// OQ1_Stopwatch
module OQ1_Stopwatch(AN, Seg, Dot, CLK, Start, RESET);  
	output [3:0] AN;
	output [6:0] Seg;
	output Dot;
	input CLK, Start, RESET;
	parameter R = 2'b00;
    parameter W = 2'b01;
    parameter C = 2'b10;	
	reg  [11:0] divider_ds;
	reg  [5:0]  divider_ms;
	reg  [6:0]  Seg_Temp;
	reg  [3:0]  D3,D2,D1,D0,D_Temp,AN_Temp;
	reg  [1:0]  state,n_state;
	reg         dp;
	wire        RTC_ds,RTC_ms;
	always @(posedge CLK or posedge RESET) begin
	  if(RESET) divider_ms <= 0;
	  else if(divider_ms==32) divider_ms <= 0;
      else divider_ms <= divider_ms + 1;
    end
    assign RTC_ms = ((divider_ms == 32)?1'b1:1'b0);
	always @(posedge CLK or posedge RESET) begin
      if(RESET) divider_ds <= 0;
      else if(divider_ds==3276) divider_ds <= 0;
      else if(state==C) divider_ds <= divider_ds + 1;
    end
    assign RTC_ds = ((divider_ds == 3276)?1'b1:1'b0);
	always@(posedge CLK or posedge RESET) begin
      if(RESET) begin
        state <= R;
        D3 <= 0;
        D2 <= 0;
        D1 <= 0;
        D0 <= 0;
      end else begin
        state <= n_state;
        if(RTC_ds) begin
          if(D0 == 9) begin
            D0 <= 0;
            if(D1 == 9) begin
              D1 <= 0;
              if(D2 == 9) begin
                D2 <= 0;
                if(D3 == 9) begin
                  D3 <= 0;                  
                end else begin
                  D3 <= D3 + 1;
                end                    
              end else begin
                D2 <= D2 + 1;
              end      
            end else begin
              D1 <= D1 + 1;
            end
          end else begin
            D0 <= D0 + 1;
          end
        end      
      end
    end
    always@(*) begin
      case (state)
        R : if(RESET) n_state = R;
            else if(Start && !RESET) n_state = C;
            else n_state = W;
        W : if(RESET) n_state = R;
            else if(Start && !RESET) n_state = C;
            else n_state = W;
        C : if(RESET) n_state = R;
            else n_state = C;        
        default : n_state = R;
      endcase
    end
    always@(posedge CLK or posedge RESET) begin
      if(RESET) begin
        D_Temp  <= 4'b0000;
        AN_Temp <= 4'b1110;
        dp      <= 1'b0;
  ...
Size in the first run: roughly 44 flip-flops, ~15 I/O pins, ~2600 µm² of cells after synthesis.
export LEC_CHECK = 0
export CAP_MARGIN = 20
export CORE_MARGIN = 2
export CORE_UTILIZATION = 58
export CTS_CLUSTER_SIZE = 57
export SETUP_SLACK_MARGIN = 1.54
export SLEW_MARGIN = 20
create_clock -name core_clock -period 5.49 [get_ports {CLK}]
run.sh (not shown) runs the stock make flow with config.mk's settings and CLKGATE_MAP_FILE=.
Next try:
--- a/flow/config.mk
+++ b/flow/config.mk
@@ -7,7 +7,6 @@
 export LEC_CHECK = 0
 export CAP_MARGIN = 20
+export CORE_ASPECT_RATIO = 1.97
 export CORE_MARGIN = 2
-export CORE_UTILIZATION = 58
-export CTS_CLUSTER_SIZE = 57
-export SETUP_SLACK_MARGIN = 1.54
+export CORE_UTILIZATION = 63
 export SLEW_MARGIN = 20
==> flow/constraint.sdc (replaced) <==
create_clock -name core_clock -period 10.0 [get_ports {CLK}]
set_input_delay 2.0000 -clock core_clock [delete_from_list [all_inputs] [get_ports {CLK}]]
set_output_delay 2.0000 -clock core_clock [all_outputs]
set_load 0.01 [all_outputs]
The new run produced a clean layout.
Count of clock-buffer cells in the layout came out higher by 2.
Synthesized cell count is unchanged.
Sequential power went down by 45%.
Power falls by 55%.
Via count is higher by 4.9%.
Next try:
--- a/flow/config.mk
+++ b/flow/config.mk
@@ -7,6 +7,7 @@
 export LEC_CHECK = 0
 export CAP_MARGIN = 20
-export CORE_ASPECT_RATIO = 1.97
+export CORE_ASPECT_RATIO = 0.5
 export CORE_MARGIN = 2
-export CORE_UTILIZATION = 63
+export CORE_UTILIZATION = 70
+export SETUP_SLACK_MARGIN = 2.38
 export SLEW_MARGIN = 20
- final cell count does not change
- worst setup slack loses 0.011 ns
- maximum frequency stays flat
- utilization increases by 9.2 points
- final area increases by 0.31%
Next try:
--- a/flow/config.mk
+++ b/flow/config.mk
@@ -7,7 +7,8 @@
 export LEC_CHECK = 0
 export CAP_MARGIN = 20
-export CORE_ASPECT_RATIO = 0.5
 export CORE_MARGIN = 2
-export CORE_UTILIZATION = 70
-export SETUP_SLACK_MARGIN = 2.38
+export CORE_UTILIZATION = 40
+export CTS_CLUSTER_DIAMETER = 396
+export CTS_CLUSTER_SIZE = 100
+export SETUP_SLACK_MARGIN = 2.37
 export SLEW_MARGIN = 20
Result: Clock-buffer cell count came out higher by 1; sequential share of layout area drops by 0.39 points; fmax climbs by 1.3%.

* * *

violet:
The RTL this note starts from:
==> flow/design.v <==
module OQ1_Stopwatch(AN, Seg, Dot, CLK, Start, RESET);  
	output [3:0] AN;
	output [6:0] Seg;
	output Dot;
	input CLK, Start, RESET;
	parameter R = 2'b00;
    parameter W = 2'b01;
    parameter C = 2'b10;	
	reg  [11:0] divider_ds;
	reg  [5:0]  divider_ms;
	reg  [6:0]  Seg_Temp;
	reg  [3:0]  D3,D2,D1,D0,D_Temp,AN_Temp;
	reg  [1:0]  state,n_state;
	reg         dp;
	wire        RTC_ds,RTC_ms;
	always @(posedge CLK or posedge RESET) begin
	  if(RESET) divider_ms <= 0;
	  else if(divider_ms==32) divider_ms <= 0;
      else divider_ms <= divider_ms + 1;
    end
    assign RTC_ms = ((divider_ms == 32)?1'b1:1'b0);
	always @(posedge CLK or posedge RESET) begin
      if(RESET) divider_ds <= 0;
      else if(divider_ds==3276) divider_ds <= 0;
      else if(state==C) divider_ds <= divider_ds + 1;
    end
    assign RTC_ds = ((divider_ds == 3276)?1'b1:1'b0);
	always@(posedge CLK or posedge RESET) begin
      if(RESET) begin
        state <= R;
        D3 <= 0;
        D2 <= 0;
        D1 <= 0;
        D0 <= 0;
      end else begin
        state <= n_state;
        if(RTC_ds) begin
          if(D0 == 9) begin
            D0 <= 0;
            if(D1 == 9) begin
              D1 <= 0;
              if(D2 == 9) begin
                D2 <= 0;
                if(D3 == 9) begin
                  D3 <= 0;                  
                end else begin
                  D3 <= D3 + 1;
                end                    
              end else begin
                D2 <= D2 + 1;
              end      
            end else begin
              D1 <= D1 + 1;
            end
          end else begin
            D0 <= D0 + 1;
          end
        end      
      end
    end
    always@(*) begin
      case (state)
        R : if(RESET) n_state = R;
            else if(Start && !RESET) n_state = C;
            else n_state = W;
        W : if(RESET) n_state = R;
            else if(Start && !RESET) n_state = C;
            else n_state = W;
        C : if(RESET) n_state = R;
            else n_state = C;        
        default : n_state = R;
      endcase
    end
    always@(posedge CLK or posedge RESET) begin
      if(RESET) begin
        D_Temp  <= 4'b0000;
        AN_Temp <= 4'b1110;
        dp      <= 1'b0;
      end else if(RTC_ms) begin
      case(AN_Temp)
        4'b0111 : begin
                    D_Temp <= D0;
                    AN_Temp <= 4'b1110;
                    dp <= 1;
                  end
        4'b1110 : begin
                    D_Temp <= D1;
                    AN_Temp <= 4'b1101;
                    dp <= 0;
                  end
        4'b1101 : begin
                    D_Temp <= D2;
                    AN_Temp <= 4'b1011;
                    dp <= 1;
                  end
        4'b1011 : begin
                    D_Temp <= D3;
                    AN_Temp <= 4'b0111;
                    dp <= 1;
                  end
      endcase
      end
    end    
    always @(*) begin
        case(D_Temp)
          0 : Seg_Temp=7'b1000000; 
          1 : Seg_Temp=7'b1111001; 
          2 : Seg_Temp=7'b0100100; 
          3 : Seg_Temp=7'b0110000; 
          4 : Seg_Temp=7'b0011001; 
          5 : Seg_Temp=7'b0010010; 
          6 : Seg_Temp=7'b0000010; 
          7 : Seg_Temp=7'b1111000; 
          8 : Seg_Temp=7'b0000000; 
          9 : Seg_Temp=7'b0011000; 
          default : Seg_Temp=7'b0111111; 
      endcase
    end
    assign Seg = Seg_Temp;
    assign AN = AN_Temp;
    assign Dot = dp;
endmodule
clock: 10.0 ns
lec_check: 0
abc_area: 0
cap_margin: 20
cell_pad_in_sites_global_placement: 2
core_aspect_ratio: 1.07
core_margin: 2
core_utilization: 15
cts_cluster_diameter: 284
gpl_routability_driven: 1
gpl_timing_driven: 1
max_routing_layer: met5
min_routing_layer: met2
place_density_lb_addon: 0.03
slew_margin: 20
tns_end_percent: 5
#### Input delta (onyx over violet)
- TNS_END_PERCENT changed from 5 to 60
- CORE_ASPECT_RATIO removed (was 1.07)
- PLACE_DENSITY_LB_ADDON removed (was 0.03)
- HOLD_SLACK_MARGIN newly set to -0.01
- CTS_CLUSTER_SIZE newly set to 97
- CELL_PAD_IN_SITES_DETAIL_PLACEMENT newly set to 1
- GPL_ROUTABILITY_DRIVEN removed (was 1)
- CTS_CLUSTER_DIAMETER removed (was 284)
- CORE_UTILIZATION changed from 15 to 40
- CELL_PAD_IN_SITES_GLOBAL_PLACEMENT removed (was 2)
- ABC_AREA changed from 0 to 1
- CAP_MARGIN changed from 20 to 5
- MIN_ROUTING_LAYER removed (was met2)
- MAX_ROUTING_LAYER removed (was met5)
- GPL_TIMING_DRIVEN changed from 1 to 0
==> comparison <==
- Area fraction in full adders, half adders and majority gates in onyx is 0.24 points below violet.
- onyx: all stages complete, timing, DRC and antenna checks passed
- In onyx, the final cell count came out 6.9% below the value in violet.
- The standard cells in onyx occupy less silicon area than those in violet do.
- Final net count: onyx > violet
- Synthesized cell count in onyx vs violet: up 39%
Modified inputs, cedar compared to onyx
- putting MAX_ROUTING_LAYER at met4 where nothing was set
- putting CORE_ASPECT_RATIO at 0.8 where nothing was set
- swapping 2 for 4 in CORE_MARGIN
Notes after the runs:
[compare] base=onyx new=cedar: area of placed instances grew by 0.42%; share of total power in sequential cells lower; combinational power rose about 2%. | fraction of met3 tracks used by global routing | cedar vs onyx | 0.44 points higher |. Summary: with onyx as the reference, power after layout in cedar moved up by a few percent. cedar ended up with D_Temp[0] as its worst setup path startpoint; onyx ended up with D_Temp[1].

* * *

## P
RTL: the design.v shown in full above, as it stands there.
clock: 10.0 ns
lec_check: 0
abc_area: 1
cap_margin: 15
cell_pad_in_sites_detail_placement: 2
cell_pad_in_sites_global_placement: 3
core_aspect_ratio: 0.8
core_margin: 8
core_utilization: 40
cts_cluster_size: 97
gpl_timing_driven: 0
hold_slack_margin: -0.01
max_routing_layer: met4
slew_margin: 20
tns_end_percent: 60
P ran to completion and came out clean on the timing, design-rule and antenna checks.
For Q, these inputs were changed with respect to P:
Settings: CELL_PAD_IN_SITES_DETAIL_PLACEMENT: 2 -> unset; CELL_PAD_IN_SITES_GLOBAL_PLACEMENT: 3 -> unset; CTS_CLUSTER_SIZE: 97 -> unset; CORE_MARGIN: 8 -> 2; GPL_TIMING_DRIVEN: 0 -> unset; MAX_ROUTING_LAYER: met4 -> unset; CORE_ASPECT_RATIO: 0.8 -> unset; ABC_AREA: 1 -> unset; CAP_MARGIN: 15 -> 20; TNS_END_PERCENT: 60 -> unset; HOLD_SLACK_MARGIN: -0.01 -> unset.
Results
Re number of cells on the worst hold path: P was higher than Q. Pre-placement core utilization for Q is higher than for P. STATUS worst IR drop on VDD: Q loses against P. Against P, Q comes in 0.059 ns higher on setup slack. Post-route cell area on Q is ahead of P. Q finished all stages; the layout is clean.
[inputs] R vs Q
Settings: an added ABC_AREA of 0; an added CELL_PAD_IN_SITES_GLOBAL_PLACEMENT of 2; an added CORE_ASPECT_RATIO of 0.56; an added CTS_CLUSTER_DIAMETER of 284; an added TNS_END_PERCENT of 5; an added GPL_TIMING_DRIVEN of 1; an added GPL_ROUTABILITY_DRIVEN of 1; an added MAX_ROUTING_LAYER of met4.
Findings:
- Measured against Q, the die width of R comes out at 1.3 times the reference value.
- R — count of clock-net buffers in the final layout 1 lower, Q as reference
- Re relative area change from synthesis to final layout: Q and R aren't equal, and the higher value belongs to R.
- Relative to Q, the DRC violation total after the first TritonRoute iteration of R is lower by 5.
- Clock period minus worst slack ended up 0.056 ns higher on R than on Q.
- Looking at net switching fraction of the power, R sits 0.76 points lower than Q does.
- Summary: with Q as the reference, fmax in R moved down slightly.
- Compared with Q, R shows a higher final cell count.
--- input diff R..S ---
Settings: CORE_ASPECT_RATIO no longer set, was 0.56; CELL_PAD_IN_SITES_GLOBAL_PLACEMENT no longer set, was 2; MAX_ROUTING_LAYER no longer set, was met4; CAP_MARGIN now 5, was 20; CELL_PAD_IN_SITES_DETAIL_PLACEMENT now 1, previously not set; GPL_TIMING_DRIVEN no longer set, was 1; GPL_ROUTABILITY_DRIVEN no longer set, was 1; CTS_CLUSTER_DIAMETER no longer set, was 284; HOLD_SLACK_MARGIN now 0.17, previously not set; TNS_END_PERCENT no longer set, was 5; ABC_AREA no longer set, was 0.
## What came out
Summary: worst voltage drop across the vdd grid, S worse than R. Taking R as the reference, in S worst setup slack climbed 0.021 ns, worst hold slack climbed 0.012 ns, final period demand of the worst path dropped 0.021 ns, growth of design area from synthesis to finish dropped 1.1 points. Compare S and R | worst setup slack before clock tree synthesis lower: R. In S, the global-route usage came out 0.70 points below the value in R. S against R: core utilization went down 1.9 points, fraction of the cycle the final worst path needs went down 0.21 points. From R to S the numbers moved as follows: non-filler instance count after layout decreased by 3 relative to the old numbers; internal power summed over all cells decreased by about 3.7% relative to the old numbers.
Inputs modified between S and T:
Settings: MAX_ROUTING_LAYER newly set to met4; CELL_PAD_IN_SITES_DETAIL_PLACEMENT removed (was 1); ABC_AREA newly set to 1; PLACE_DENSITY_LB_ADDON newly set to 0.16; CELL_PAD_IN_SITES_GLOBAL_PLACEMENT newly set to 2; GPL_TIMING_DRIVEN newly set to 0; HOLD_SLACK_MARGIN removed (was 0.17); CTS_CLUSTER_DIAMETER newly set to 169; GPL_ROUTABILITY_DRIVEN newly set to 0; CAP_MARGIN changed from 5 to 20; TNS_END_PERCENT newly set to 5.
Findings:
Wire length was higher in T than in S.
Delta (T minus S): cell internal power dissipation saw a decrease; post-layout worst setup margin saw little to no change.
Detailed-routing iteration count for the pre-antenna-repair pass in T vs S: up 1
When T is measured against S, its clock share of power turns out 6.1 points lower.
T reports a lower fraction of the mapped netlist area in compound gates than S does.
Summary: total power, T better than S
Against S as the reference, T delivers a lower count of fill cells added during filler insertion.
Going from S to T, final cell count without fillers up 118; number of cells traversed by the worst hold path higher.

* * *

// OQ1_Stopwatch: RTL as listed in full above, without the edits since
make LEC_CHECK=0 CAP_MARGIN=20 CORE_MARGIN=2 CORE_UTILIZATION=40 SLEW_MARGIN=20 finish   # period 3.94 ns
Then changed:
CTS_CLUSTER_DIAMETER = 399   (was not set)
CTS_CLUSTER_SIZE = 99   (was not set)
TNS_END_PERCENT = 40   (was not set)
clock period = 10.0 ns   (was 3.94 ns; I/O delays follow)
Area after synthesis does not change.
Final area drops by 0.39%.
Final cell count is about the same.
Worst setup slack gets better by 4900 ps.
Utilization drops by 0.18 points.
Via count climbs by 0.53%.
Wire length drops by 3.8%.
Clock-buffer cell count climbs by 1.
Total power drops by 61%.
Synthesized cell count stays the same.
Then changed:
CTS_CLUSTER_DIAMETER = not set   (was 399)
CTS_CLUSTER_SIZE = not set   (was 99)
SETUP_SLACK_MARGIN = -0.35   (was not set)
TNS_END_PERCENT = not set   (was 40)
clock period = 3.94 ns   (was 10.0 ns; I/O delays follow)
Result:
- final area rose by 0.39%
- count of clock-buffer cells in the layout fell by 1
- routed wire length rose by about 4%
- cell count barely changes
- setup slack degrades by 4900 ps
- hold slack degrades by 12 ps
- synthesized cell count does not change
- total power rose to 2.5 times its value
- via count fell by 0.53%
- critical path depth is unchanged
- register-to-register slack degrades by 5700 ps
Then changed:
CORE_UTILIZATION = 66   (was 40)
SETUP_SLACK_MARGIN = 1.78   (was -0.35)
clock period = 6.19 ns   (was 3.94 ns; I/O delays follow)
The changed run went through all stages and came out clean.
Die size drops by 38%.
Utilization climbs by 31 points.
Worst hold slack is better by 8.5 ps.
Cell count came out lower by 8.4%.
Final area is lower by about 0.6%.
Global-route usage climbs by 12 points.
Power figures rest on the tool's default switching activity, not on a simulated workload.
